==> design.v <==
`timescale 1ns / 1ps
module Lowpass(input clk, input rst, input en, input [15:0] in, output [15:0] out);
	reg [15:0] ff [31:0];
	assign out = en ? ( ff[0] + ff[1] + ff[2]+ ff[3]+ ff[4]+ ff[5]+ ff[6]+ ff[7]+ ff[8]+ ff[9]+ ff[10]+ ff[11]+ ff[12]+ ff[13]+ ff[14]+
	ff[15]+ ff[16]+ ff[17]+ ff[18]+ ff[19]+ ff[20]+ ff[21]+ ff[22]+ ff[23]+ ff[24]+ ff[25]+ ff[26]+ ff[27]+ ff[28]+ ff[29]+ ff[30]+ ff[31]) >> 6 : 16'b0;
	integer i, j;
	always@(posedge clk or posedge rst) begin
		if(rst)
			for(i = 0; i < 32; i = i + 1)
				ff[i] <= 16'b0;
		else if(en) begin
			ff[0] <= in;
			for(i = 1; i < 32; i = i + 1)
				ff[i] <= ff[i-1];
		end
	end
endmodule
==> run.sh <==
#!/bin/bash
# the make line also repeats each setting of config.mk as NAME=value (left out here)
make -C /OpenROAD-flow-scripts/flow DESIGN_CONFIG=/design/flow/config.mk WORK_HOME=/design/flow/orfs CLKGATE_MAP_FILE= finish
==> config.mk <==
export PLATFORM = sky130hd
export DESIGN_NAME = Lowpass
export DESIGN_NICKNAME = Lowpass
export VERILOG_FILES = /design/flow/design.v
export SDC_FILE = /design/flow/constraint.sdc
export NUM_CORES = 4
export LEC_CHECK = 0
export ABC_AREA = 1
export CAP_MARGIN = 5
export CORE_MARGIN = 2
export CORE_UTILIZATION = 72
export CTS_CLUSTER_DIAMETER = 29
export CTS_CLUSTER_SIZE = 72
export PLACE_DENSITY_LB_ADDON = 0.01
export SETUP_SLACK_MARGIN = 1.14
export SLEW_MARGIN = 20
==> constraint.sdc <==
create_clock -name core_clock -period 5.18 [get_ports {clk}]
set_input_delay 1.0360 -clock core_clock [delete_from_list [all_inputs] [get_ports {clk}]]
set_output_delay 1.0360 -clock core_clock [all_outputs]
set_load 0.01 [all_outputs]
==> results of run 1 <==
==> cell type report <==
type                       instances  share of cell area [%]
clock buffer                     154                    8.56
clock inverter                    66                    2.48
inverter                         739                    7.29
multi-input combinational       1763                    39.7
sequential                       512                    33.5
tap                              539                    1.77
timing repair buffer             312                    6.67
==> layer usage <==
layer  track usage, %  up-vias
met5                0        -
met2             67.9     1014
met4             21.1        2
met3             5.96      414
met1             39.0    11659
li1                 -     9905
==> what timing repair did <==
action                     in CTS  in global routing
pin swaps                      76                 62
cloned                          0                  0
setup endpoints to repair      10                 10
resized                       105                 60
setup buffers                   9                 16
==> through the flow <==
stage	util, %	TNS (ns)	instance area [sq um]
after floorplan	-	-1451.91	30900
after global placement	79.5	-23.82	33400
after detailed placement	79.5	-25.04	33400
after CTS	90.2	-27.45	37900
after global routing	90.8	-30.16	38200
final	90.8	-28.80	38200
==> results.yml, run 1 <==
# implementation run metrics
status:
  outcome: "failed layout checks"
  failed_checks: "slew limit, setup timing"
final_timing:
  max_freq_ghz: 0.122
  worst_clock_skew_ns: 0.0171
  period_used_pct: 158
  rsz0062_at_grt: "yes"
  hold_viol: 0
  finalSetupViolations: 10
  hold_slack_ns: 0.481
  fin_ws_ns: -3.00
  relSlewSlack_pct: -2.36
  slew_viol_final: 82
  fin_crit_ns: 8.18
  worst_pin_slew_ns: 1.54
critical_path:
  r2r_cells: 3
  crit_path_start_kind: "flip-flop"
  cp-startpoint: "ff[20][3]"
  cpPeakStageDelay_ns: 0.58
  crit_chain: "inv_2 > fa_1 > inv_2 > fa_1 > inv_2 > fa_2 > fa_1 > inv_1 > fa_1 > fa_1 > fa_1 > inv_1 > fa_1 > inv_1 > ha_4 > buf_6 > a21oi_4 > buf_4 > nand2_4 > a21o_1 > o21ai_1 > a21oi_4 > buf_6"
  cp_top_family: "adder cells"
  crit_top_cell: "fa_1"
  r2r_start: "ff[20][3]"
  cpMaxStageDelayCell: "fa_1"
  r2r-end: "ff[21][3]"
  rrSetupSlack_ns: 4.10
  arrival_ns: 7.14
  path_max_fanout: 3
  crit_required_ns: 4.14
  criticalPathCategory: "reg -> out"
  cp.depth: 23
  cp-end-kind: "output port"
  path_buffers: 9
  endpoint: "out[1]"
clocking:
  clock_sinks: 512
  clk_pin_slew_ns: 0.04
  cts_tree: "done"
  clk_latency_ns: 0.66
  htreeDepth: 3
  clock_path_buffers: 3
  postCtsHoldBufs: 0
  clock-root-buffer: "clkbuf_16"
  cts_buffers: 116
synthesis:
  avgSynthCellArea_sq_um: 9.81
  syn_area_sq_mm: 0.0307
  synthSimpleGateAreaFrac_pct: 9.71
  synth-main-ff-cell: "dfrtp_1"
  yosys-stat-area_sq_mm: 0.0307
  ys_sh_mux_pct: 0
  aoi_share_pct: 8.16
  yosysUniqueCellTypes: 29
  synthAdderAreaFrac_pct: 28.7
  edf_count: 0
  synth_warnings: 2
  top_area_cell: "dfrtp_1"
  yosys-stat-cells: 3130
  async_flop_share_pct: 100
  ys_ff: 512
  ys_sh_xor_pct: 0.913
  synthCells: 3130
  topCellsByArea: "dfrtp_1, fa_1, inv_1"
  top_cells_by_count: "inv_1, nand2_1, dfrtp_1"
  top_cell_area_share_pct: 41.7
  synth_seq_share_pct: 41.7
  logic_family: "adder cells"
  most_common_cell: "inv_1"
route:
  vias: 22994
  wl_per_cell_um: 19.7
  diodes: 0
  maxUsedRoutingLayer: "met5"
  antenna_left: 0
  first_pass_iters: 6
  viasPerCell: 5.63
  dr_wl_met3_um: 4280
  wl_met1_um: 26400
  dr_wl_met2_um: 43900
  drtIter0Drc: 2282
  drt_wl_total_um: 80300
  route.detailed.drc: 0
global_route:
  antenna_found_initial: 1
  grt_max_degree: 275
  grt_pass1_vias: 25641
  grt_overflow: 0
  grt_pass1_wl_um: 125000
  track_usage_pct: 36.4
finish:
  combGateArea_sq_mm: 0.0152
  final_cell_count_no_fill: 4085
  fin_nets: 3914
  flop_area_sq_mm: 0.0128
  syn_to_final_growth_pct: 24.4
  fill_cells: 1626
job:
  warnings: 35
  max_cap_violations: 0
floorplan:
  die_area_sq_mm: 0.0443
  io_pins: 35
  core_area_sq_mm: 0.0420
  fp.dieH_um: 211
  rows: 75
  floorplan.core_util_pct: 73.0
  dieWidth_um: 211
hold_path:
  hold_path_depth: 2
  holdCritPathClass: "reg -> reg"
  hold_end: "ff[25][11]"
  hp-start: "ff[24][11]"
placement:
  dp_slack_ns: -2.74
  port_buffers: 28
  place_inst: 3840
  dp_hpwl_um: 43300
  gp_congestion: 0.811
==> inputs of run 2 (changes only) <==
- ABC_AREA: 1 -> unset
- CAP_MARGIN: 5 -> 20
- CTS_CLUSTER_DIAMETER: 29 -> unset
- CTS_CLUSTER_SIZE: 72 -> unset
- PLACE_DENSITY_LB_ADDON: 0.01 -> 0.3
- SETUP_SLACK_MARGIN: 1.14 -> 1.26
- clock period: 5.18 -> 9.04 ns (I/O delays scaled with it)
==> results.yml, run 2 <==
# implementation run metrics
floorplan:
  core_area_sq_mm: 0.0417
  die_area_sq_mm: 0.0437
  rows: 75
  floorplan.core_util_pct: 72.6
  io_pins: 35
  dieWidth_um: 209
  fp.dieH_um: 209
synthesis:
  synth_warnings: 2
  syn_area_sq_mm: 0.0302
  ys_ff: 512
  async_flop_share_pct: 100
  synthCells: 2418
  topCellsByArea: "dfrtp_1, fa_1, mux2_2"
  yosysUniqueCellTypes: 30
  synth_seq_share_pct: 42.4
  aoi_share_pct: 3.54
  yosys-stat-area_sq_mm: 0.0302
  avgSynthCellArea_sq_um: 12.5
  ys_sh_mux_pct: 12.0
  synthAdderAreaFrac_pct: 29.1
  top_cells_by_count: "inv_1, dfrtp_1, fa_1"
  most_common_cell: "inv_1"
  synth-main-ff-cell: "dfrtp_1"
  edf_count: 0
  ys_sh_xor_pct: 2.06
  top_area_cell: "dfrtp_1"
  top_cell_area_share_pct: 42.4
  logic_family: "adder cells"
  synthSimpleGateAreaFrac_pct: 2.73
  yosys-stat-cells: 2418
global_route:
  track_usage_pct: 26.6
  grt_use_met2_pct: 50.3
  grt_pass1_wl_um: 91400
  grt_pass1_vias: 19080
  grt_max_degree: 247
  grtUsageMet3_pct: 3.97
  top_usage_layer: "met2"
  grt_overflow: 0
  antenna_found_initial: 1
  met1_usage_pct: 29.8
critical_path:
  criticalPathCategory: "reg -> out"
  r2r_start: "ff[19][7]"
  endpoint: "out[6]"
  r2r-end: "ff[20][7]"
  crit_chain: "inv_1 > fa_1 > inv_1 > fa_2 > fa_1 > inv_1 > fa_1 > inv_1 > fa_1 > fa_1 > fa_1 > fa_1 > ha_4 > a41oi_2 > o21ai_2 > and2_4 > a221o_2 > buf_6 > a31oi_4 > xnor2_1 > and2_1 > buf_2"
  path_max_fanout: 5
  cp_top_family: "adder cells"
  rrSetupSlack_ns: 8.08
  cp-startpoint: "ff[24][3]"
  cp-end-kind: "output port"
  crit_required_ns: 7.23
  cpPeakStageDelay_ns: 0.58
  cpMaxStageDelayCell: "fa_1"
  crit_top_cell: "fa_1"
  crit_path_start_kind: "flip-flop"
  cp.depth: 22
  r2r_cells: 2
  path_buffers: 6
  arrival_ns: 7.21
hold_path:
  holdCritPathClass: "reg -> reg"
  hold_path_depth: 2
  hp-start: "ff[3][4]"
  hold_end: "ff[4][4]"
final_timing:
  period_used_pct: 99.8
  relSlewSlack_pct: 25.5
  hold_slack_ns: 0.485
  rsz0062_at_grt: "yes"
  max_freq_ghz: 0.111
  worst_pin_slew_ns: 1.12
  worst_clock_skew_ns: 0.0129
  finalSetupViolations: 0
  slew_viol_final: 0
  fin_ws_ns: 0.0209
  hold_viol: 0
  fin_crit_ns: 9.02
placement:
  gp_congestion: 0.807
  dpl_cell_area_sq_mm: 0.0310
  port_buffers: 28
  dp_hpwl_um: 35800
  dp_slack_ns: 0.371
clocking:
  cts_buffers: 53
  clk_latency_ns: 0.61
  clock-root-buffer: "clkbuf_16"
  clock_path_buffers: 3
  clock_sinks: 512
  clk_pin_slew_ns: 0.07
  postCtsHoldBufs: 0
  htreeDepth: 2
  cts_tree: "done"
job:
  warnings: 37
  max_cap_violations: 0
finish:
  fin_area_sq_mm: 0.0333
  fin_nets: 2918
  syn_to_final_growth_pct: 10.0
route:
  drtIter0Drc: 853
  route.detailed.drc: 0
  antenna_left: 0
  first_pass_iters: 5
  vias: 16373
  viasPerCell: 5.40
  wl_per_cell_um: 17.7
  drt_wl_total_um: 53600
status:
  outcome: "complete, no violations"
## run 2: metal layers
metal  vias up  wire length (um)
li1       7372                 -
met1      8589             18500
met2       249             31200
met3       163              1390
met4         0              2620
met5         -                 0
## run 2: area by class of cell
class	instances	area [sq um]
Fill cell	2186	8390
Timing Repair Buffer	55	507
Clock buffer	76	1590
Inverter	566	2130
Antenna cell	1	2.50
Clock inverter	21	370
Tap cell	539	674
Multi-Input combinational cell	1260	15200
Sequential cell	512	12800
## run 2: per-stage QoR
step	TNS [ns]	utilization (%)	instances
finish	0	79.9	3030
global route	-0.523	79.9	3030
CTS	0	79.5	3023
detailed placement	0	74.4	2914
global placement	0	74.4	2914
floorplan	0	-	2423
## run 2: what timing repair did
action	4_1_cts	5_1_grt
setup buffers	12	5
setup endpoints to repair	10	10
pin swaps	48	33
resized	66	26
==> inputs of run 3 (changes only) <==
- ABC_AREA: unset -> 1
- CORE_UTILIZATION: 72 -> 30
- GPL_TIMING_DRIVEN: unset -> 1
- PLACE_DENSITY_LB_ADDON: 0.3 -> unset
- SETUP_SLACK_MARGIN: 1.26 -> unset
- SLEW_MARGIN: 20 -> 10
- clock period: 9.04 -> 11.0 ns (I/O delays scaled with it)
==> results.yml, run 3 <==
# implementation run metrics
clocking:
  cts_resized: 0
  htreeDepth: 2
  clk_pin_slew_ns: 0.07
  clk_latency_ns: 0.61
  postCtsHoldBufs: 0
  cts_tree: "done"
  clock_sinks: 512
  clock-root-buffer: "clkbuf_16"
  cts_setup_buffers: 0
  clock_path_buffers: 3
  cts_buffers: 53
global_route:
  grt_pass1_vias: 19635
  track_usage_pct: 11.1
  grt_overflow: 0
  antenna_found_initial: 0
  grt_max_degree: 244
  grt_pass1_wl_um: 96200
route:
  wl_met1_um: 24300
  dr_wl_met3_um: 1400
  drt_wl_total_um: 53900
  first_pass_iters: 5
  maxUsedRoutingLayer: "met4"
  route.detailed.drc: 0
  wl_per_cell_um: 11.9
  dr_wl_met2_um: 27100
  vias: 18659
  antenna_left: 0
  drtIter0Drc: 934
  viasPerCell: 4.13
  diodes: 0
critical_path:
  crit_path_start_kind: "flip-flop"
  r2r-end: "ff[20][15]"
  path_buffers: 7
  cpPeakStageDelay_ns: 0.76
  r2r_cells: 2
  criticalPathCategory: "reg -> out"
  arrival_ns: 7.82
  cp.depth: 22
  endpoint: "out[9]"
  cp-end-kind: "output port"
  crit_chain: "inv_1 > fa_1 > inv_1 > fa_1 > inv_1 > fa_1 > fa_1 > inv_1 > fa_1 > fa_1 > fa_1 > inv_1 > fa_1 > inv_1 > ha_1 > nand4_1 > o41ai_1 > nand2_1 > nand3_1 > a21oi_1 > nor2_1 > clkdlybuf4s50_1"
  cpMaxStageDelayCell: "o41ai_1"
  r2r_start: "ff[20][15]"
  crit_required_ns: 8.80
  rrSetupSlack_ns: 10.22
  path_max_fanout: 4
  crit_top_cell: "fa_1"
  cp_top_family: "adder cells"
  cp-startpoint: "ff[21][3]"
finish:
  final_cell_count_no_fill: 4518
  syn_to_final_growth_pct: 11.0
  fin_nets: 3579
  fill_cells: 10390
job:
  max_cap_violations: 0
  warnings: 40
hold_path:
  hp-start: "ff[22][8]"
  holdCritPathClass: "reg -> reg"
  hold_path_depth: 2
  hold_end: "ff[23][8]"
final_timing:
  fin_crit_ns: 10.02
  rsz0062_at_grt: "no"
  hold_viol: 0
  worst_clock_skew_ns: 0.0177
  period_used_pct: 91.1
  relSlewSlack_pct: 30.2
  slew_viol_final: 0
  max_freq_ghz: 0.0998
  worst_pin_slew_ns: 1.05
  finalSetupViolations: 0
  finalSetupTns_ns: 0
placement:
  port_buffers: 28
  gp_congestion: 0.756
  place_inst: 4422
  dp_hpwl_um: 38400
synthesis:
  logic_family: "adder cells"
  ys_sh_xor_pct: 0.913
  aoi_share_pct: 8.16
  topCellsByArea: "dfrtp_1, fa_1, inv_1"
  top_area_cell: "dfrtp_1"
  yosys-stat-area_sq_mm: 0.0307
  syn_area_sq_mm: 0.0307
  synth_seq_share_pct: 41.7
  top_cells_by_count: "inv_1, nand2_1, dfrtp_1"
  yosys-stat-cells: 3130
  synth_warnings: 2
  async_flop_share_pct: 100
  synthAdderAreaFrac_pct: 28.7
  yosysUniqueCellTypes: 29
  edf_count: 0
  synth-main-ff-cell: "dfrtp_1"
  synthSimpleGateAreaFrac_pct: 9.71
  synthCells: 3130
  top_cell_area_share_pct: 41.7
  most_common_cell: "inv_1"
  avgSynthCellArea_sq_um: 9.81
  ys_sh_mux_pct: 0
  ys_ff: 512
floorplan:
  fp.dieH_um: 324
  rows: 117
  core_area_sq_mm: 0.102
  floorplan.core_util_pct: 30.2
  dieWidth_um: 324
  io_pins: 35
  die_area_sq_mm: 0.105
status:
  outcome: "complete, no violations"
run 3: metal layers:
metal	GRT usage [%]	up-vias
met5	0	-
met4	2.43	0
met3	1.71	64
met2	18.9	128
met1	14.8	9307
li1	-	9160
run 3: area by class of cell:
class	count	area, sq um	share of cell area [%]
Clock buffer	83	1590	4.66
Clock inverter	13	158	0.463
Inverter	739	2790	8.17
Multi-Input combinational cell	1763	14600	42.8
Sequential cell	512	12800	37.6
Tap cell	1368	1710	5.02
Timing Repair Buffer	40	425	1.25
run 3: per-stage QoR:
stage / hold WS (ns) / util, % / setup WS [ns] / area [sq um]
2_1_floorplan: 0.453 / - / 1.85 / 30700
5_1_grt: 0.499 / 33.5 / 0.729 / 34100
6_report: 0.470 / 33.5 / 0.983 / 34100
3_5_place_dp: 0.465 / 31.8 / 1.61 / 32300
3_3_place_gp: 0.459 / 31.8 / 1.63 / 32300
4_1_cts: 0.468 / 33.5 / 0.936 / 34100
==> inputs of run 4 (changes only) <==
- CELL_PAD_IN_SITES_DETAIL_PLACEMENT: unset -> 2
- CELL_PAD_IN_SITES_GLOBAL_PLACEMENT: unset -> 3
- CORE_ASPECT_RATIO: unset -> 0.94
- CORE_MARGIN: 2 -> 5
- CORE_UTILIZATION: 30 -> 40
- CTS_CLUSTER_DIAMETER: unset -> 133
- GPL_ROUTABILITY_DRIVEN: unset -> 1
- GPL_TIMING_DRIVEN: 1 -> 0
- MAX_ROUTING_LAYER: unset -> met4
- MIN_ROUTING_LAYER: unset -> met2
- SLEW_MARGIN: 10 -> 30
- TNS_END_PERCENT: unset -> 50
- clock period: 11.0 -> 7.65 ns (I/O delays scaled with it)
==> results.yml, run 4 <==
# implementation run metrics
hold_path:
  hp-start: "ff[25][4]"
  hold_end: "ff[26][4]"
  holdCritPathClass: "reg -> reg"
  hold_path_depth: 2
critical_path:
  r2r-end: "ff[6][10]"
  crit_chain: "inv_1 > fa_2 > fa_1 > inv_2 > fa_1 > inv_1 > fa_2 > inv_2 > fa_2 > fa_1 > fa_2 > fa_1 > ha_4 > nand2_1 > nor2_1 > a21oi_4 > o41ai_4 > buf_6 > buf_4 > buf_6 > o21ai_0 > a21oi_1 > buf_2"
  path_buffers: 8
  crit_required_ns: 6.12
  criticalPathCategory: "reg -> out"
  crit_path_start_kind: "flip-flop"
  path_max_fanout: 4
  r2r_start: "ff[6][10]"
  cp-end-kind: "output port"
  r2r_cells: 3
  cp-startpoint: "ff[22][7]"
  endpoint: "out[5]"
  cp_top_family: "adder cells"
  cpPeakStageDelay_ns: 0.62
  rrSetupSlack_ns: 6.76
  cp.depth: 23
  arrival_ns: 7.39
  cpMaxStageDelayCell: "fa_1"
final_timing:
  fin_crit_ns: 8.92
  worst_pin_slew_ns: 1.03
  worst_clock_skew_ns: 0.0273
  rsz0062_at_grt: "yes"
  finalSetupTns_ns: -9.33
  fin_ws_ns: -1.27
  slew_viol_final: 0
  period_used_pct: 117
  hold_viol: 0
  finalSetupViolations: 10
  relSlewSlack_pct: 31.4
  max_freq_ghz: 0.112
finish:
  post-route-util_pct: 46.2
  fin_nets: 3739
  combGateArea_sq_mm: 0.0150
  fill_cells: 8021
  flop_area_sq_mm: 0.0128
  syn_to_final_growth_pct: 14.6
  fin_area_sq_mm: 0.0352
route:
  vias: 29779
  drtIter0Drc: 3845
  first_pass_iters: 8
  drt_wl_total_um: 111000
  route.detailed.drc: 0
  viasPerCell: 6.90
  antenna_left: 0
  wl_per_cell_um: 25.8
clocking:
  cts_buffers: 60
  clk_pin_slew_ns: 0.07
  cts_tree: "done"
  clock_sinks: 512
  clock_path_buffers: 3
  clock-root-buffer: "clkbuf_16"
  postCtsHoldBufs: 0
  htreeDepth: 2
  clk_latency_ns: 0.67
synthesis:
  avgSynthCellArea_sq_um: 9.81
  yosysUniqueCellTypes: 29
  ys_ff: 512
  ys_sh_mux_pct: 0
  top_area_cell: "dfrtp_1"
  top_cell_area_share_pct: 41.7
  top_cells_by_count: "inv_1, nand2_1, dfrtp_1"
  yosys-stat-area_sq_mm: 0.0307
  synthCells: 3130
  synth_warnings: 2
  topCellsByArea: "dfrtp_1, fa_1, inv_1"
  async_flop_share_pct: 100
  edf_count: 0
  synth-main-ff-cell: "dfrtp_1"
  syn_area_sq_mm: 0.0307
  synth_seq_share_pct: 41.7
  most_common_cell: "inv_1"
  synthAdderAreaFrac_pct: 28.7
  logic_family: "adder cells"
  ys_sh_xor_pct: 0.913
  yosys-stat-cells: 3130
  aoi_share_pct: 8.16
  synthSimpleGateAreaFrac_pct: 9.71
floorplan:
  floorplan.core_util_pct: 40.3
  rows: 98
  core_area_sq_mm: 0.0761
  fp.dieH_um: 279
  dieWidth_um: 296
  io_pins: 35
  die_area_sq_mm: 0.0824
placement:
  dp_hpwl_um: 83700
  gp_congestion: 0.909
  dpl_cell_area_sq_mm: 0.0327
  port_buffers: 27
status:
  outcome: "failed layout checks"
  failed_checks: "setup timing"
global_route:
  grt_overflow: 0
  antenna_found_initial: 0
  grt_pass1_vias: 37799
  track_usage_pct: 41.7
  grt_pass1_wl_um: 166000
  grt_max_degree: 29
job:
  warnings: 31
  max_cap_violations: 0
## run 4: area by class of cell
cell class              instances  area share [%]
flip-flops and latches        512            36.4
diodes                          6          0.0427
clock inverters                12           0.356
multi-input cells            1763            42.5
clock buffers                  93            5.08
repair buffers                 72            2.48
well taps                    1000            3.56
inverters                     739            7.90
plain buffers                 121            1.64
## run 4: stage by stage
| stage | instances | hold slack (ns) | worst slack (ns) |
|---|---|---|---|
| 2_1_floorplan | 3135 | 0.453 | -0.832 |
| 3_3_place_gp | 4162 | 0.459 | -4.80 |
| 3_5_place_dp | 4182 | 0.474 | -1.29 |
| 4_1_cts | 4300 | 0.482 | -1.05 |
| 5_1_grt | 4312 | 0.501 | -1.44 |
| 6_report | 4318 | 0.472 | -1.27 |
## run 4: layer usage
layer  GRT usage, %  part of all wire, %
met1              -                    0
met2           48.9                   53
met3           56.3                   41
met4           4.81                  6.1
met5              -                    0
## run 4: what timing repair did
item / CTS / global route
pin swaps: 23 / 40
resized: 94 / 45
buffers inserted: 13 / 13
setup endpoints to repair: 10 / 10
==> inputs of run 5 (changes only) <==
- CELL_PAD_IN_SITES_DETAIL_PLACEMENT: 2 -> 0
- CELL_PAD_IN_SITES_GLOBAL_PLACEMENT: 3 -> 0
- CORE_ASPECT_RATIO: 0.94 -> 1.1
- CORE_MARGIN: 5 -> 3
- CORE_UTILIZATION: 40 -> 62
- CTS_CLUSTER_DIAMETER: 133 -> unset
- GPL_TIMING_DRIVEN: 0 -> 1
- MAX_ROUTING_LAYER: met4 -> met5
- MIN_ROUTING_LAYER: met2 -> unset
- SETUP_SLACK_MARGIN: unset -> 1.39
- SLEW_MARGIN: 30 -> 20
- TNS_END_PERCENT: 50 -> unset
- clock period: 7.65 -> 7.92 ns (I/O delays scaled with it)
==> results.yml, run 5 <==
# implementation run metrics
final_timing:
  relSlewSlack_pct: 26.6
  rsz0062_at_grt: "yes"
  hold_viol: 0
  finalSetupViolations: 10
  worst_clock_skew_ns: 0.0193
  fin_crit_ns: 8.53
  slew_viol_final: 0
  max_freq_ghz: 0.117
  worst_pin_slew_ns: 1.10
  fin_ws_ns: -0.613
  period_used_pct: 108
clocking:
  postCtsHoldBufs: 0
  clock_path_buffers: 3
  clock-root-buffer: "clkbuf_16"
  clk_latency_ns: 0.61
  clock_sinks: 512
  clk_pin_slew_ns: 0.06
  cts_tree: "done"
  htreeDepth: 2
  cts_buffers: 55
floorplan:
  core_area_sq_mm: 0.0483
  fp.dieH_um: 239
  dieWidth_um: 218
  rows: 84
  die_area_sq_mm: 0.0522
  floorplan.core_util_pct: 63.5
  io_pins: 35
global_route:
  grt_overflow: 0
  grt_pass1_vias: 21949
  antenna_found_initial: 0
  grt_pass1_wl_um: 104000
  grt_max_degree: 244
  track_usage_pct: 24.8
critical_path:
  crit_chain: "fa_1 > inv_2 > fa_1 > inv_1 > fa_1 > inv_2 > fa_1 > inv_2 > fa_1 > fa_1 > fa_1 > fa_1 > ha_4 > nand2_4 > or2_4 > nand2_2 > a21oi_2 > o41ai_4 > buf_4 > a31oi_4 > o21ai_2 > a21oi_4 > buf_6"
  path_buffers: 6
  cpPeakStageDelay_ns: 0.58
  crit_path_start_kind: "flip-flop"
  cp_top_family: "adder cells"
  cp.depth: 23
  cpMaxStageDelayCell: "fa_1"
  r2r-end: "ff[2][10]"
  crit_top_cell: "fa_1"
  criticalPathCategory: "reg -> out"
  rrSetupSlack_ns: 6.93
  crit_required_ns: 6.34
  cp-end-kind: "output port"
  r2r_start: "ff[2][10]"
  arrival_ns: 6.95
  endpoint: "out[7]"
  cp-startpoint: "ff[2][10]"
  r2r_cells: 4
  path_max_fanout: 4
finish:
  fill_cells: 3553
  syn_to_final_growth_pct: 15.4
  final_cell_count_no_fill: 4028
  fin_nets: 3813
  post-route-util_pct: 73.3
hold_path:
  holdCritPathClass: "reg -> reg"
  hold_end: "ff[14][11]"
  hp-start: "ff[13][11]"
  hold_path_depth: 2
synthesis:
  ys_sh_mux_pct: 0
  edf_count: 0
  yosysUniqueCellTypes: 29
  synthCells: 3130
  top_cells_by_count: "inv_1, nand2_1, dfrtp_1"
  yosys-stat-area_sq_mm: 0.0307
  avgSynthCellArea_sq_um: 9.81
  top_area_cell: "dfrtp_1"
  top_cell_area_share_pct: 41.7
  synth-main-ff-cell: "dfrtp_1"
  most_common_cell: "inv_1"
  synth_seq_share_pct: 41.7
  async_flop_share_pct: 100
  synthSimpleGateAreaFrac_pct: 9.71
  yosys-stat-cells: 3130
  ys_ff: 512
  syn_area_sq_mm: 0.0307
  aoi_share_pct: 8.16
  synth_warnings: 2
  synthAdderAreaFrac_pct: 28.7
  topCellsByArea: "dfrtp_1, fa_1, inv_1"
  logic_family: "adder cells"
  ys_sh_xor_pct: 0.913
placement:
  port_buffers: 28
  gp_congestion: 0.830
  place_inst: 3915
  dp_hpwl_um: 42700
status:
  outcome: "failed layout checks"
  failed_checks: "setup timing"
job:
  warnings: 41
  max_cap_violations: 0
route:
  diodes: 0
  viasPerCell: 4.98
  antenna_left: 0
  route.detailed.drc: 0
  first_pass_iters: 5
  drtIter0Drc: 1080
  vias: 20065
  wl_per_cell_um: 14.8
  drt_wl_total_um: 59600
run 5: stage by stage:
step / hold slack, ns / setup WS, ns / area, sq um / TNS (ns)
2_1_floorplan: 0.453 / -0.616 / 30900 / -315.56
3_3_place_gp: 0.457 / -0.385 / 33300 / -1.92
3_5_place_dp: 0.468 / -0.458 / 33300 / -2.63
4_1_cts: 0.482 / -0.584 / 35200 / -4.59
5_1_grt: 0.499 / -0.810 / 35400 / -6.37
6_report: 0.481 / -0.613 / 35400 / -4.30
run 5: final cells by class:
class	count	area, sq um	share of cell area, %
Multi-Input combinational cell	1763	15100	42.5
Sequential cell	512	12800	36.2
Inverter	739	2790	7.86
Timing Repair Buffer	272	2190	6.19
Clock buffer	80	1600	4.52
Tap cell	645	807	2.28
Clock inverter	17	184	0.519
run 5: metal layers:
layer / wire (um) / GRT usage [%] / part of all wire, % / vias to the layer above
li1: - / - / - / 9610
met1: 21800 / 28.5 / 37 / 10146
met2: 34700 / 48.1 / 58 / 190
met3: 1230 / 2.96 / 2.1 / 119
met4: 1870 / 7.53 / 3.1 / 0
met5: 0 / 0 / 0 / -
run 5: timing repair:
action                     CTS  global route
setup endpoints to repair   10            10
gates resized               74            45
setup buffers                4            11
pin swaps                   26            64
==> inputs of run 6 (changes only) <==
- ABC_AREA: 1 -> unset
- CELL_PAD_IN_SITES_DETAIL_PLACEMENT: 0 -> unset
- CELL_PAD_IN_SITES_GLOBAL_PLACEMENT: 0 -> unset
- CORE_ASPECT_RATIO: 1.1 -> unset
- CORE_MARGIN: 3 -> 2
- CORE_UTILIZATION: 62 -> 40
- GPL_ROUTABILITY_DRIVEN: 1 -> unset
- GPL_TIMING_DRIVEN: 1 -> unset
- MAX_ROUTING_LAYER: met5 -> unset
- SETUP_SLACK_MARGIN: 1.39 -> -0.61
- clock period: 7.92 -> 9.66 ns (I/O delays scaled with it)
==> results.yml, run 6 <==
# implementation run metrics
synthesis:
  ys_sh_mux_pct: 12.0
  top_cells_by_count: "inv_1, dfrtp_1, fa_1"
  syn_area_sq_mm: 0.0302
  avgSynthCellArea_sq_um: 12.5
  synth_warnings: 2
  synth_seq_share_pct: 42.4
  edf_count: 0
  aoi_share_pct: 3.54
  synthSimpleGateAreaFrac_pct: 2.73
  ys_sh_xor_pct: 2.06
  ys_ff: 512
  yosysUniqueCellTypes: 30
  async_flop_share_pct: 100
  yosys-stat-cells: 2418
  topCellsByArea: "dfrtp_1, fa_1, mux2_2"
  synthCells: 2418
  synthAdderAreaFrac_pct: 29.1
  most_common_cell: "inv_1"
  top_cell_area_share_pct: 42.4
  synth-main-ff-cell: "dfrtp_1"
  logic_family: "adder cells"
  yosys-stat-area_sq_mm: 0.0302
  top_area_cell: "dfrtp_1"
finish:
  combGateArea_sq_mm: 0.0150
  fill_cells: 6697
  syn_to_final_growth_pct: 10.2
  fin_nets: 2903
  flop_area_sq_mm: 0.0128
status:
  outcome: "complete, no violations"
final_timing:
  relSlewSlack_pct: 28.4
  finalSetupTns_ns: 0
  max_freq_ghz: 0.105
  slew_viol_final: 0
  fin_ws_ns: 0.110
  worst_pin_slew_ns: 1.07
  hold_viol: 0
  finalSetupViolations: 0
  hold_slack_ns: 0.484
  fin_crit_ns: 9.55
  period_used_pct: 98.9
  worst_clock_skew_ns: 0.0142
clocking:
  cts_setup_buffers: 0
  postCtsHoldBufs: 0
  clock_sinks: 512
  cts_tree: "done"
  cts_buffers: 54
  cts_resized: 0
  clk_latency_ns: 0.59
  clk_pin_slew_ns: 0.06
  clock-root-buffer: "clkbuf_16"
  htreeDepth: 2
  clock_path_buffers: 3
critical_path:
  crit_required_ns: 7.73
  r2r_start: "ff[5][15]"
  r2r-end: "ff[6][15]"
  crit_path_start_kind: "flip-flop"
  crit_top_cell: "fa_1"
  cp-startpoint: "ff[21][3]"
  rrSetupSlack_ns: 8.81
  cpPeakStageDelay_ns: 0.56
  cpMaxStageDelayCell: "fa_1"
  cp-end-kind: "output port"
  endpoint: "out[8]"
  path_buffers: 5
  r2r_cells: 1
  arrival_ns: 7.62
  path_max_fanout: 6
  criticalPathCategory: "reg -> out"
  crit_chain: "inv_1 > fa_1 > inv_1 > fa_1 > inv_1 > fa_1 > fa_1 > inv_1 > fa_1 > fa_1 > fa_1 > fa_1 > ha_1 > a41oi_1 > o21ai_1 > and2_1 > a221o_1 > a31oi_1 > xnor2_1 > and2_1 > clkdlybuf4s50_1"
  cp.depth: 21
  cp_top_family: "adder cells"
hold_path:
  hold_end: "ff[18][1]"
  hold_path_depth: 2
  hp-start: "ff[17][1]"
  holdCritPathClass: "reg -> reg"
route:
  diodes: 0
  drtIter0Drc: 681
  dr_wl_met2_um: 28900
  drt_wl_total_um: 49400
  dr_wl_met3_um: 1130
  wl_met1_um: 18400
  antenna_left: 0
  vias: 15713
  viasPerCell: 4.56
  route.detailed.drc: 0
  maxUsedRoutingLayer: "met4"
  first_pass_iters: 5
  wl_per_cell_um: 14.3
floorplan:
  rows: 100
  floorplan.core_util_pct: 40.5
  io_pins: 35
  fp.dieH_um: 279
  core_area_sq_mm: 0.0747
  die_area_sq_mm: 0.0778
  dieWidth_um: 279
placement:
  dp_slack_ns: 0.644
  port_buffers: 28
  dp_hpwl_um: 36400
  gp_congestion: 0.774
global_route:
  grt_pass1_vias: 18283
  grt_pass1_wl_um: 86700
  track_usage_pct: 13.6
  antenna_found_initial: 0
  grt_overflow: 0
  grt_max_degree: 186
job:
  warnings: 34
  max_cap_violations: 0
[run 6: routing by layer]
metal,global-route usage [%],up-vias
met2,27.1,109
met3,2.00,72
met1,15.0,8223
li1,-,7309
met4,3.29,0
met5,0,-
[run 6: metrics by stage]
step / instance area [sq um] / std cells / utilization, %
after global routing: 33300 / 3444 / 44.6
after detailed placement: 31500 / 3346 / 42.2
after global placement: 31500 / 3346 / 42.2
after floorplan: 30300 / 2423 / -
final: 33300 / 3444 / 44.6
after CTS: 33300 / 3444 / 44.6
[run 6: area by class of cell]
| cell class | instances | area share, % |
|---|---|---|
| clock buffers | 78 | 4.60 |
| clock inverters | 20 | 0.762 |
| inverters | 566 | 6.39 |
| multi-input cells | 1260 | 45.0 |
| flip-flops and latches | 512 | 38.5 |
| well taps | 969 | 3.64 |
| repair buffers | 39 | 1.19 |
==> inputs of run 7 (changes only) <==
- CAP_MARGIN: 20 -> 35
- CELL_PAD_IN_SITES_GLOBAL_PLACEMENT: unset -> 1
- CORE_ASPECT_RATIO: unset -> 0.63
- GPL_ROUTABILITY_DRIVEN: unset -> 0
- HOLD_SLACK_MARGIN: unset -> -0.07
- PLACE_DENSITY_LB_ADDON: unset -> 0.28
- SETUP_SLACK_MARGIN: -0.61 -> unset
- SLEW_MARGIN: 20 -> 40
- clock period: 9.66 -> 7.21 ns (I/O delays scaled with it)
==> results.yml, run 7 <==
# implementation run metrics
floorplan:
  die_area_sq_mm: 0.0779
  floorplan.core_util_pct: 40.7
  rows: 79
  dieWidth_um: 350
  core_area_sq_mm: 0.0743
  fp.dieH_um: 222
  io_pins: 35
clocking:
  clock_path_buffers: 3
  htreeDepth: 2
  clock-root-buffer: "clkbuf_16"
  cts_tree: "done"
  clk_pin_slew_ns: 0.06
  clock_sinks: 512
  cts_buffers: 53
  clk_latency_ns: 0.60
critical_path:
  r2r_cells: 2
  arrival_ns: 7.08
  r2r-end: "ff[3][14]"
  path_buffers: 6
  rrSetupSlack_ns: 6.28
  cpMaxStageDelayCell: "fa_2"
  crit_chain: "fa_1 > inv_2 > fa_1 > inv_2 > fa_1 > inv_2 > fa_1 > inv_2 > fa_2 > fa_2 > fa_2 > fa_2 > ha_4 > a21o_1 > a21o_1 > a221o_2 > buf_12 > a31oi_4 > xnor2_2 > and2_4 > buf_6"
  criticalPathCategory: "reg -> out"
  crit_path_start_kind: "flip-flop"
  cp-startpoint: "ff[20][6]"
  cpPeakStageDelay_ns: 0.61
  crit_required_ns: 5.77
  cp.depth: 21
  cp-end-kind: "output port"
  r2r_start: "ff[2][14]"
  path_max_fanout: 4
  cp_top_family: "adder cells"
  endpoint: "out[8]"
synthesis:
  synth-main-ff-cell: "dfrtp_1"
  synthCells: 2418
  synthAdderAreaFrac_pct: 29.1
  synthSimpleGateAreaFrac_pct: 2.73
  synth_seq_share_pct: 42.4
  synth_warnings: 2
  aoi_share_pct: 3.54
  topCellsByArea: "dfrtp_1, fa_1, mux2_2"
  ys_ff: 512
  top_cell_area_share_pct: 42.4
  syn_area_sq_mm: 0.0302
  ys_sh_mux_pct: 12.0
  async_flop_share_pct: 100
  top_area_cell: "dfrtp_1"
  yosys-stat-area_sq_mm: 0.0302
  avgSynthCellArea_sq_um: 12.5
  top_cells_by_count: "inv_1, dfrtp_1, fa_1"
  edf_count: 0
  yosys-stat-cells: 2418
  logic_family: "adder cells"
  most_common_cell: "inv_1"
  ys_sh_xor_pct: 2.06
  yosysUniqueCellTypes: 30
final_timing:
  worst_clock_skew_ns: 0.0194
  slew_viol_final: 0
  rsz0062_at_grt: "yes"
  finalSetupViolations: 10
  max_freq_ghz: 0.117
  worst_pin_slew_ns: 0.724
  relSlewSlack_pct: 51.7
  fin_ws_ns: -1.31
  hold_viol: 0
  hold_slack_ns: 0.474
  period_used_pct: 118
  fin_crit_ns: 8.52
global_route:
  track_usage_pct: 15.8
  grt_pass1_vias: 18464
  grt_pass1_wl_um: 98600
  antenna_found_initial: 0
  grt_max_degree: 143
  grt_overflow: 0
job:
  max_cap_violations: 0
  warnings: 37
placement:
  dpl_cell_area_sq_mm: 0.0337
  port_buffers: 28
  dp_hpwl_um: 42800
route:
  diodes: 0
  wl_per_cell_um: 15.1
  route.detailed.drc: 0
  drt_wl_total_um: 56900
  viasPerCell: 4.40
  antenna_left: 0
  drtIter0Drc: 928
  first_pass_iters: 7
  vias: 16545
status:
  outcome: "failed layout checks"
  failed_checks: "setup timing"
hold_path:
  hold_end: "ff[25][1]"
  hold_path_depth: 2
  hp-start: "ff[24][1]"
  holdCritPathClass: "reg -> reg"
finish:
  syn_to_final_growth_pct: 18.1
  fin_nets: 3175
  fin_area_sq_mm: 0.0357
-- run 7: through the flow --
| stage | TNS, ns | instances | worst slack (ns) | utilization, % |
|---|---|---|---|---|
| 2_1_floorplan | -607.26 | 2423 | -1.18 | - |
| 3_3_place_gp | -10.95 | 3646 | -1.29 | 45.1 |
| 3_5_place_dp | -11.27 | 3650 | -1.32 | 45.3 |
| 4_1_cts | -12.51 | 3752 | -1.42 | 47.8 |
| 5_1_grt | -13.83 | 3758 | -1.57 | 48.0 |
| 6_report | -11.10 | 3758 | -1.31 | 48.0 |
-- run 7: repair_timing --
item                       4_1_cts  5_1_grt
hold buffers                     0        0
pin swaps                       40       41
gates resized                   71       40
setup endpoints to repair       10       10
setup buffers                    7        7
-- run 7: area by class of cell --
type                    count  area [sq um]
multi-input cells        1260         15200
inverters                 566          2130
well taps                1012          1270
clock buffers              75          1530
flip-flops and latches    512         12800
fillers                  6610         38600
clock inverters            21           200
repair buffers            312          2550
-- run 7: metal layers --
metal  vias to the layer above  wire [um]  GRT usage, %
met1                      8437      32300          27.5
met5                         -          0             0
li1                       7898          -             -
met4                         0        790          2.91
met2                       157      21900          20.3
met3                        53       1890          2.46
==> inputs of run 8 (changes only) <==
- ABC_AREA: unset -> 0
- CAP_MARGIN: 35 -> 25
- CELL_PAD_IN_SITES_DETAIL_PLACEMENT: unset -> 1
- CELL_PAD_IN_SITES_GLOBAL_PLACEMENT: 1 -> 2
- CORE_ASPECT_RATIO: 0.63 -> 1.03
- CORE_MARGIN: 2 -> 10
- CORE_UTILIZATION: 40 -> 48
- GPL_ROUTABILITY_DRIVEN: 0 -> 1
- GPL_TIMING_DRIVEN: unset -> 1
- HOLD_SLACK_MARGIN: -0.07 -> 0.13
- MAX_ROUTING_LAYER: unset -> met5
- MIN_ROUTING_LAYER: unset -> met2
- PLACE_DENSITY: unset -> 0.57
- PLACE_DENSITY_LB_ADDON: 0.28 -> unset
- SETUP_SLACK_MARGIN: unset -> 1.76
- SLEW_MARGIN: 40 -> 20
- TNS_END_PERCENT: unset -> 35
- clock period: 7.21 -> 11.4 ns (I/O delays scaled with it)
==> results.yml, run 8 <==
# implementation run metrics
final_timing:
  relSlewSlack_pct: 29.2
  finalSetupViolations: 0
  period_used_pct: 83.2
  worst_clock_skew_ns: 0.0301
  hold_slack_ns: 0.474
  hold_viol: 0
  finalSetupTns_ns: 0
  worst_pin_slew_ns: 1.06
  slew_viol_final: 0
  rsz0062_at_grt: "yes"
  fin_crit_ns: 9.48
  max_freq_ghz: 0.105
hold_path:
  hp-start: "ff[24][7]"
  hold_end: "ff[25][7]"
  hold_path_depth: 2
  holdCritPathClass: "reg -> reg"
synthesis:
  synthAdderAreaFrac_pct: 29.1
  yosys-stat-cells: 2418
  ys_sh_mux_pct: 12.0
  synthCells: 2418
  async_flop_share_pct: 100
  synth-main-ff-cell: "dfrtp_1"
  logic_family: "adder cells"
  ys_sh_xor_pct: 2.06
  synthSimpleGateAreaFrac_pct: 2.73
  topCellsByArea: "dfrtp_1, fa_1, mux2_2"
  syn_area_sq_mm: 0.0302
  synth_warnings: 2
  top_area_cell: "dfrtp_1"
  ys_ff: 512
  edf_count: 0
  aoi_share_pct: 3.54
  top_cells_by_count: "inv_1, dfrtp_1, fa_1"
  yosys-stat-area_sq_mm: 0.0302
  top_cell_area_share_pct: 42.4
  avgSynthCellArea_sq_um: 12.5
  synth_seq_share_pct: 42.4
  most_common_cell: "inv_1"
  yosysUniqueCellTypes: 30
route:
  wl_per_cell_um: 17.7
  viasPerCell: 6.56
  maxUsedRoutingLayer: "met4"
  dr_wl_met3_um: 17100
  first_pass_iters: 7
  diodes: 0
  antenna_left: 0
  dr_wl_met2_um: 39200
  drtIter0Drc: 1830
  vias: 21688
  wl_met1_um: 0
  drt_wl_total_um: 58300
  route.detailed.drc: 0
floorplan:
  fp.dieH_um: 275
  dieWidth_um: 267
  die_area_sq_mm: 0.0734
  rows: 93
  core_area_sq_mm: 0.0625
  io_pins: 35
  floorplan.core_util_pct: 48.4
critical_path:
  r2r-end: "ff[20][7]"
  crit_top_cell: "fa_1"
  arrival_ns: 7.20
  crit_path_start_kind: "flip-flop"
  criticalPathCategory: "reg -> out"
  cp-startpoint: "ff[3][3]"
  crit_chain: "inv_1 > fa_1 > inv_1 > fa_1 > fa_2 > fa_1 > fa_2 > fa_1 > fa_1 > fa_1 > ha_1 > a41oi_2 > o21ai_2 > and2_4 > a221o_2 > buf_4 > a21oi_2 > xnor2_1 > and2_1 > dlygate4sd2_1"
  cpPeakStageDelay_ns: 0.61
  path_max_fanout: 5
  r2r_start: "ff[20][7]"
  path_buffers: 4
  cp-end-kind: "output port"
  rrSetupSlack_ns: 10.49
  cp.depth: 20
  cpMaxStageDelayCell: "fa_2"
  r2r_cells: 2
  crit_required_ns: 9.12
  endpoint: "out[5]"
  cp_top_family: "adder cells"
global_route:
  grt_pass1_vias: 27635
  grt_pass1_wl_um: 97700
  antenna_found_initial: 0
  grt_overflow: 0
  track_usage_pct: 24.8
  grt_max_degree: 232
clocking:
  postCtsHoldBufs: 0
  clock-root-buffer: "clkbuf_16"
  clk_pin_slew_ns: 0.06
  cts_tree: "done"
  clock_path_buffers: 3
  clock_sinks: 512
  cts_buffers: 60
  htreeDepth: 2
  clk_latency_ns: 0.64
finish:
  syn_to_final_growth_pct: 11.2
  fin_nets: 2917
  fill_cells: 6213
job:
  warnings: 38
  max_cap_violations: 0
status:
  outcome: "complete, no violations"
placement:
  gp_congestion: 0.711
  dp_hpwl_um: 40900
  port_buffers: 28
[run 8: what timing repair did]
action                                  4_1_cts  5_1_grt
resized                                      13       22
setup buffers                                 3        4
endpoints found under the setup margin        7       10
pin swaps                                     5       20
endpoints found under the hold margin         0        0
[run 8: metrics by stage]
step	setup slack, ns	std cells	instance area [sq um]	util [%]
after global placement	2.10	3184	31300	50.1
final	1.92	3304	33600	53.8
after CTS	1.61	3299	33500	53.6
after floorplan	2.17	2423	30300	-
after detailed placement	2.01	3184	31300	50.1
after global routing	1.63	3304	33600	53.8
[run 8: layout make-up]
type                    count  area, sq um  share of cell area (%)
well taps                 807         1010                    3.00
clock buffers              92         1790                    5.33
flip-flops and latches    512        12800                    38.1
multi-input cells        1260        15100                    44.8
repair buffers             47          504                    1.50
clock inverters            20          315                   0.938
inverters                 566         2130                    6.33
[run 8: layer usage]
layer / global-route usage [%] / vias to the layer above
li1: - / 7300
met1: - / 8911
met2: 35.7 / 5310
met3: 26.6 / 167
met4: 3.51 / 0
met5: 0.0659 / -
==> inputs of run 9 (changes only) <==
- ABC_AREA: 0 -> unset
- CAP_MARGIN: 25 -> 30
- CELL_PAD_IN_SITES_DETAIL_PLACEMENT: 1 -> 0
- CELL_PAD_IN_SITES_GLOBAL_PLACEMENT: 2 -> unset
- CORE_ASPECT_RATIO: 1.03 -> unset
- CORE_MARGIN: 10 -> 3
- CORE_UTILIZATION: 48 -> 36
- GPL_ROUTABILITY_DRIVEN: 1 -> unset
- HOLD_SLACK_MARGIN: 0.13 -> unset
- MAX_ROUTING_LAYER: met5 -> unset
- MIN_ROUTING_LAYER: met2 -> unset
- PLACE_DENSITY: 0.57 -> 0.88
- SETUP_SLACK_MARGIN: 1.76 -> unset
- TNS_END_PERCENT: 35 -> unset
- clock period: 11.4 -> 7.07 ns (I/O delays scaled with it)
==> results.yml, run 9 <==
# implementation run metrics
synthesis:
  avgSynthCellArea_sq_um: 12.5
  synth_seq_share_pct: 42.4
  aoi_share_pct: 3.54
  ys_ff: 512
  synth-main-ff-cell: "dfrtp_1"
  ys_sh_mux_pct: 12.0
  async_flop_share_pct: 100
  yosysUniqueCellTypes: 30
  synthSimpleGateAreaFrac_pct: 2.73
  top_area_cell: "dfrtp_1"
  synthCells: 2418
  syn_area_sq_mm: 0.0302
  topCellsByArea: "dfrtp_1, fa_1, mux2_2"
  synthAdderAreaFrac_pct: 29.1
  synth_warnings: 2
  edf_count: 0
  yosys-stat-area_sq_mm: 0.0302
  top_cells_by_count: "inv_1, dfrtp_1, fa_1"
  top_cell_area_share_pct: 42.4
  most_common_cell: "inv_1"
  ys_sh_xor_pct: 2.06
  logic_family: "adder cells"
  yosys-stat-cells: 2418
route:
  viasPerCell: 4.59
  first_pass_iters: 5
  diodes: 0
  antenna_left: 0
  drt_wl_total_um: 58600
  vias: 17649
  wl_per_cell_um: 15.2
  drtIter0Drc: 848
  route.detailed.drc: 0
final_timing:
  hold_viol: 0
  max_freq_ghz: 0.116
  slew_viol_final: 0
  period_used_pct: 122
  worst_pin_slew_ns: 1.02
  hold_slack_ns: 0.482
  finalSetupViolations: 10
  relSlewSlack_pct: 32.3
  worst_clock_skew_ns: 0.0174
  fin_ws_ns: -1.54
  fin_crit_ns: 8.61
  rsz0062_at_grt: "yes"
  finalSetupTns_ns: -13.56
floorplan:
  io_pins: 35
  fp.dieH_um: 296
  core_area_sq_mm: 0.0826
  dieWidth_um: 296
  rows: 105
  die_area_sq_mm: 0.0875
  floorplan.core_util_pct: 36.6
hold_path:
  hp-start: "ff[4][5]"
  hold_end: "ff[5][5]"
  hold_path_depth: 2
  holdCritPathClass: "reg -> reg"
critical_path:
  path_max_fanout: 3
  rrSetupSlack_ns: 6.03
  crit_top_cell: "fa_1"
  arrival_ns: 7.20
  endpoint: "out[9]"
  r2r-end: "ff[7][11]"
  cp_top_family: "adder cells"
  cp-end-kind: "output port"
  path_buffers: 8
  cpPeakStageDelay_ns: 0.53
  cpMaxStageDelayCell: "fa_1"
  crit_required_ns: 5.66
  crit_path_start_kind: "flip-flop"
  cp.depth: 24
  crit_chain: "inv_2 > fa_1 > inv_1 > fa_1 > fa_1 > inv_1 > fa_1 > inv_1 > fa_1 > fa_1 > fa_1 > inv_1 > fa_1 > inv_1 > ha_1 > a21oi_2 > o21ai_2 > and2_4 > a221o_2 > buf_6 > nand4_1 > and3_1 > o21a_1 > buf_2"
  criticalPathCategory: "reg -> out"
  r2r_cells: 3
  r2r_start: "ff[6][11]"
  cp-startpoint: "ff[21][3]"
finish:
  syn_to_final_growth_pct: 18.4
  fin_nets: 3212
job:
  max_cap_violations: 0
  warnings: 42
placement:
  gp_congestion: 0.757
  port_buffers: 28
  dp_hpwl_um: 39600
clocking:
  clk_pin_slew_ns: 0.07
  clk_latency_ns: 0.58
  cts_buffers: 47
  htreeDepth: 2
  postCtsHoldBufs: 0
  clock-root-buffer: "clkbuf_16"
  clock_path_buffers: 3
  clock_sinks: 512
  cts_tree: "done"
global_route:
  grt_pass1_vias: 20488
  track_usage_pct: 13.7
  grt_max_degree: 187
  grt_overflow: 0
  grt_pass1_wl_um: 98400
  antenna_found_initial: 0
status:
  failed_checks: "setup timing"
  outcome: "failed layout checks"
run 9: per-stage QoR:
stage                     utilization [%]  instances  worst slack (ns)  instance area [sq um]
after floorplan                         -       2423             -1.30                  30300
final                                43.3       3846             -1.54                  35800
after detailed placement             41.1       3746             -1.47                  34000
after global placement               41.1       3746             -1.38                  34000
after CTS                            43.1       3835             -1.46                  35600
after global routing                 43.3       3846             -1.78                  35800
run 9: final cells by class:
class                      instances  area (sq um)
timing repair buffer             355          2840
clock inverter                     7          37.5
multi-input combinational       1260         15200
tap                             1070          1340
clock buffer                      76          1490
sequential                       512         12800
fill                            6914         46800
inverter                         566          2130
run 9: layer usage:
metal	vias up	track usage, %	share of wire (%)
met3	153	2.17	3.6
met4	0	4.65	3.5
met5	-	0	0
li1	7966	-	-
met2	290	26.3	56
met1	9240	15.5	37
run 9: timing repair:
| action | in CTS | in global routing |
|---|---|---|
| pin swaps | 24 | 26 |
| endpoints found under the setup margin | 10 | 10 |
| gates resized | 74 | 22 |
| buffers inserted | 6 | 9 |
==> inputs of run 10 (changes only) <==
- ABC_AREA: unset -> 1
- CAP_MARGIN: 30 -> 20
- CELL_PAD_IN_SITES_DETAIL_PLACEMENT: 0 -> unset
- CORE_ASPECT_RATIO: unset -> 0.93
- CORE_MARGIN: 3 -> 2
- CORE_UTILIZATION: 36 -> 72
- CTS_CLUSTER_DIAMETER: unset -> 38
- CTS_CLUSTER_SIZE: unset -> 82
- GPL_TIMING_DRIVEN: 1 -> unset
- MAX_ROUTING_LAYER: unset -> met4
- PLACE_DENSITY: 0.88 -> unset
- PLACE_DENSITY_LB_ADDON: unset -> 0.06
- SETUP_SLACK_MARGIN: unset -> 1.53
- clock period: 7.07 -> 5.37 ns (I/O delays scaled with it)
==> results.yml, run 10 <==
# implementation run metrics
synthesis:
  most_common_cell: "inv_1"
  yosys-stat-cells: 3130
  ys_sh_xor_pct: 0.913
  synth_warnings: 2
  top_area_cell: "dfrtp_1"
  yosysUniqueCellTypes: 29
  edf_count: 0
  synthAdderAreaFrac_pct: 28.7
  async_flop_share_pct: 100
  syn_area_sq_mm: 0.0307
  synthCells: 3130
  yosys-stat-area_sq_mm: 0.0307
  top_cells_by_count: "inv_1, nand2_1, dfrtp_1"
  synthSimpleGateAreaFrac_pct: 9.71
  synth_seq_share_pct: 41.7
  avgSynthCellArea_sq_um: 9.81
  top_cell_area_share_pct: 41.7
  ys_sh_mux_pct: 0
  synth-main-ff-cell: "dfrtp_1"
  logic_family: "adder cells"
  aoi_share_pct: 8.16
  ys_ff: 512
  topCellsByArea: "dfrtp_1, fa_1, inv_1"
global_route:
  track_usage_pct: 35.2
  grt_pass1_wl_um: 118000
  antenna_found_initial: 0
  grt_max_degree: 233
  grt_pass1_vias: 24538
  grt_overflow: 0
clocking:
  cts_tree: "done"
  clk_pin_slew_ns: 0.06
  clock-root-buffer: "clkbuf_16"
  htreeDepth: 3
  clock_sinks: 512
  clk_latency_ns: 0.62
  postCtsHoldBufs: 0
  cts_buffers: 78
  clock_path_buffers: 3
floorplan:
  dieWidth_um: 218
  die_area_sq_mm: 0.0443
  io_pins: 35
  rows: 72
  fp.dieH_um: 203
  floorplan.core_util_pct: 73.5
  core_area_sq_mm: 0.0418
status:
  outcome: "failed layout checks"
  failed_checks: "setup timing"
critical_path:
  rrSetupSlack_ns: 4.39
  crit_top_cell: "fa_1"
  cpPeakStageDelay_ns: 0.56
  crit_required_ns: 4.30
  arrival_ns: 7.19
  cp-startpoint: "ff[18][3]"
  cp.depth: 24
  r2r_cells: 4
  r2r_start: "ff[26][6]"
  cpMaxStageDelayCell: "fa_1"
  r2r-end: "ff[27][6]"
  path_max_fanout: 2
  crit_chain: "inv_2 > fa_1 > inv_1 > fa_2 > fa_1 > inv_1 > fa_1 > inv_1 > fa_1 > fa_1 > fa_1 > inv_1 > fa_1 > inv_2 > ha_4 > buf_6 > nand4_1 > o41ai_4 > buf_4 > buf_6 > a31oi_4 > buf_6 > a21oi_4 > buf_6"
  endpoint: "out[7]"
  crit_path_start_kind: "flip-flop"
  path_buffers: 11
  cp-end-kind: "output port"
  criticalPathCategory: "reg -> out"
  cp_top_family: "adder cells"
job:
  warnings: 43
  max_cap_violations: 0
finish:
  fill_cells: 1947
  fin_area_sq_mm: 0.0364
  post-route-util_pct: 87.1
  syn_to_final_growth_pct: 18.5
  fin_nets: 3856
hold_path:
  hold_path_depth: 2
  hold_end: "ff[5][0]"
  holdCritPathClass: "reg -> reg"
  hp-start: "ff[4][0]"
final_timing:
  period_used_pct: 154
  finalSetupViolations: 10
  worst_clock_skew_ns: 0.0192
  finalSetupTns_ns: -26.54
  fin_crit_ns: 8.27
  rsz0062_at_grt: "yes"
  max_freq_ghz: 0.121
  relSlewSlack_pct: 35.6
  hold_viol: 0
  worst_pin_slew_ns: 0.966
  slew_viol_final: 0
  fin_ws_ns: -2.90
route:
  route.detailed.drc: 0
  antenna_left: 0
  diodes: 0
  drt_wl_total_um: 72800
  wl_per_cell_um: 18.2
  vias: 22087
  first_pass_iters: 5
  drtIter0Drc: 2031
  viasPerCell: 5.52
placement:
  gp_congestion: 0.853
  dpl_cell_area_sq_mm: 0.0333
  dp_slack_ns: -2.42
  port_buffers: 28
  dp_hpwl_um: 43900
run 10: what timing repair did:
item / CTS / global route
pin swaps: 40 / 46
setup endpoints to repair: 10 / 10
buffers inserted: 10 / 15
resized: 87 / 61
run 10: cell type report:
type | instances | area [sq um] | area share (%)
clock buffers | 94 | 2100 | 5.78
clock inverters | 48 | 553 | 1.52
inverters | 739 | 2790 | 7.65
multi-input cells | 1763 | 15100 | 41.4
flip-flops and latches | 512 | 12800 | 35.2
well taps | 555 | 694 | 1.91
repair buffers | 292 | 2370 | 6.50
run 10: layer usage:
layer	track usage (%)	routed length, um
met4	18.0	4770
met5	-	0
met1	39.5	25800
met2	61.4	39400
met3	5.31	2800
run 10: through the flow:
step,instances,hold slack (ns)
after detailed placement,3836,0.467
after floorplan,3135,0.453
after global placement,3836,0.459
final,4003,0.477
after CTS,3988,0.480
after global routing,4003,0.500
==> inputs of run 11 (changes only) <==
- CORE_ASPECT_RATIO: 0.93 -> unset
- CORE_UTILIZATION: 72 -> 70
- CTS_CLUSTER_DIAMETER: 38 -> unset
- CTS_CLUSTER_SIZE: 82 -> 37
- PLACE_DENSITY_LB_ADDON: 0.06 -> 0.14
- SETUP_SLACK_MARGIN: 1.53 -> unset
- clock period: 5.37 -> 5.59 ns (I/O delays scaled with it)
==> results.yml, run 11 <==
# implementation run metrics
status:
  outcome: "failed layout checks"
  failed_checks: "setup timing"
hold_path:
  holdCritPathClass: "reg -> reg"
  hold_path_depth: 2
  hold_end: "ff[1][2]"
  hp-start: "ff[0][2]"
synthesis:
  topCellsByArea: "dfrtp_1, fa_1, inv_1"
  ys_ff: 512
  synthCells: 3130
  ys_sh_xor_pct: 0.913
  logic_family: "adder cells"
  avgSynthCellArea_sq_um: 9.81
  synthSimpleGateAreaFrac_pct: 9.71
  edf_count: 0
  top_cells_by_count: "inv_1, nand2_1, dfrtp_1"
  async_flop_share_pct: 100
  aoi_share_pct: 8.16
  most_common_cell: "inv_1"
  yosys-stat-area_sq_mm: 0.0307
  syn_area_sq_mm: 0.0307
  yosys-stat-cells: 3130
  top_cell_area_share_pct: 41.7
  synthAdderAreaFrac_pct: 28.7
  yosysUniqueCellTypes: 29
  synth_warnings: 2
  synth_seq_share_pct: 41.7
  ys_sh_mux_pct: 0
  top_area_cell: "dfrtp_1"
  synth-main-ff-cell: "dfrtp_1"
global_route:
  grt_pass1_vias: 23318
  grt_max_degree: 264
  track_usage_pct: 31.6
  antenna_found_initial: 0
  grt_overflow: 0
  grt_pass1_wl_um: 109000
critical_path:
  cp-startpoint: "ff[26][6]"
  endpoint: "out[6]"
  cp.depth: 23
  cp-end-kind: "output port"
  cpPeakStageDelay_ns: 0.57
  criticalPathCategory: "reg -> out"
  crit_required_ns: 4.47
  crit_top_cell: "fa_1"
  cp_top_family: "adder cells"
  cpMaxStageDelayCell: "fa_1"
  arrival_ns: 6.96
  crit_path_start_kind: "flip-flop"
  path_max_fanout: 4
  r2r-end: "ff[21][5]"
  crit_chain: "inv_2 > fa_1 > inv_2 > fa_1 > inv_2 > fa_1 > inv_2 > fa_1 > fa_1 > fa_1 > fa_1 > fa_1 > ha_4 > buf_6 > nand2_4 > o21ai_1 > a21o_1 > nand2_1 > nand2_2 > a31o_4 > o21ai_2 > a21oi_4 > buf_2"
  rrSetupSlack_ns: 4.64
  path_buffers: 6
  r2r_start: "ff[20][5]"
  r2r_cells: 4
finish:
  fin_area_sq_mm: 0.0357
  combGateArea_sq_mm: 0.0151
  post-route-util_pct: 82.7
  fill_cells: 2368
  flop_area_sq_mm: 0.0128
  syn_to_final_growth_pct: 16.3
  fin_nets: 3836
route:
  drt_wl_total_um: 65000
  drtIter0Drc: 1527
  antenna_left: 0
  wl_per_cell_um: 16.3
  viasPerCell: 5.28
  route.detailed.drc: 0
  first_pass_iters: 5
  vias: 21074
  diodes: 0
floorplan:
  core_area_sq_mm: 0.0432
  fp.dieH_um: 213
  io_pins: 35
  rows: 76
  die_area_sq_mm: 0.0456
  floorplan.core_util_pct: 71.1
  dieWidth_um: 213
final_timing:
  period_used_pct: 145
  max_freq_ghz: 0.124
  fin_crit_ns: 8.08
  rsz0062_at_grt: "yes"
  hold_viol: 0
  relSlewSlack_pct: 28.6
  finalSetupViolations: 10
  fin_ws_ns: -2.49
  slew_viol_final: 0
  worst_clock_skew_ns: 0.0138
  worst_pin_slew_ns: 1.07
clocking:
  clk_pin_slew_ns: 0.06
  clock-root-buffer: "clkbuf_16"
  postCtsHoldBufs: 0
  clock_sinks: 512
  cts_tree: "done"
  cts_buffers: 54
  clock_path_buffers: 3
  clk_latency_ns: 0.62
  htreeDepth: 2
job:
  max_cap_violations: 0
  warnings: 39
placement:
  dpl_cell_area_sq_mm: 0.0334
  port_buffers: 28
  dp_hpwl_um: 43800
  gp_congestion: 0.864
-- run 11: timing repair --
action	CTS	global route
endpoints found under the setup margin	10	10
endpoints found under the hold margin	0	0
pin swaps	56	73
gates resized	91	68
setup buffers	7	10
-- run 11: cell type report --
| class | count | area share [%] |
|---|---|---|
| multi-input combinational | 1763 | 42.3 |
| clock inverter | 15 | 0.641 |
| sequential | 512 | 35.9 |
| clock buffer | 84 | 4.66 |
| inverter | 739 | 7.80 |
| timing repair buffer | 296 | 6.63 |
| tap | 585 | 2.05 |
-- run 11: through the flow --
step	hold slack, ns	std cells	setup TNS, ns	worst slack, ns
2_1_floorplan	0.453	3135	-1280.70	-2.48
3_3_place_gp	0.460	3879	-20.15	-2.16
3_5_place_dp	0.469	3879	-20.91	-2.24
4_1_cts	0.487	3985	-22.87	-2.47
5_1_grt	0.504	3994	-25.13	-2.64
6_report	0.482	3994	-23.70	-2.49
-- run 11: per-layer routing --
layer  track usage [%]  part of all wire (%)
met2              57.0                    56
met1              34.8                    35
met4              15.8                   5.2
met5                 -                     0
met3              3.57                   3.2
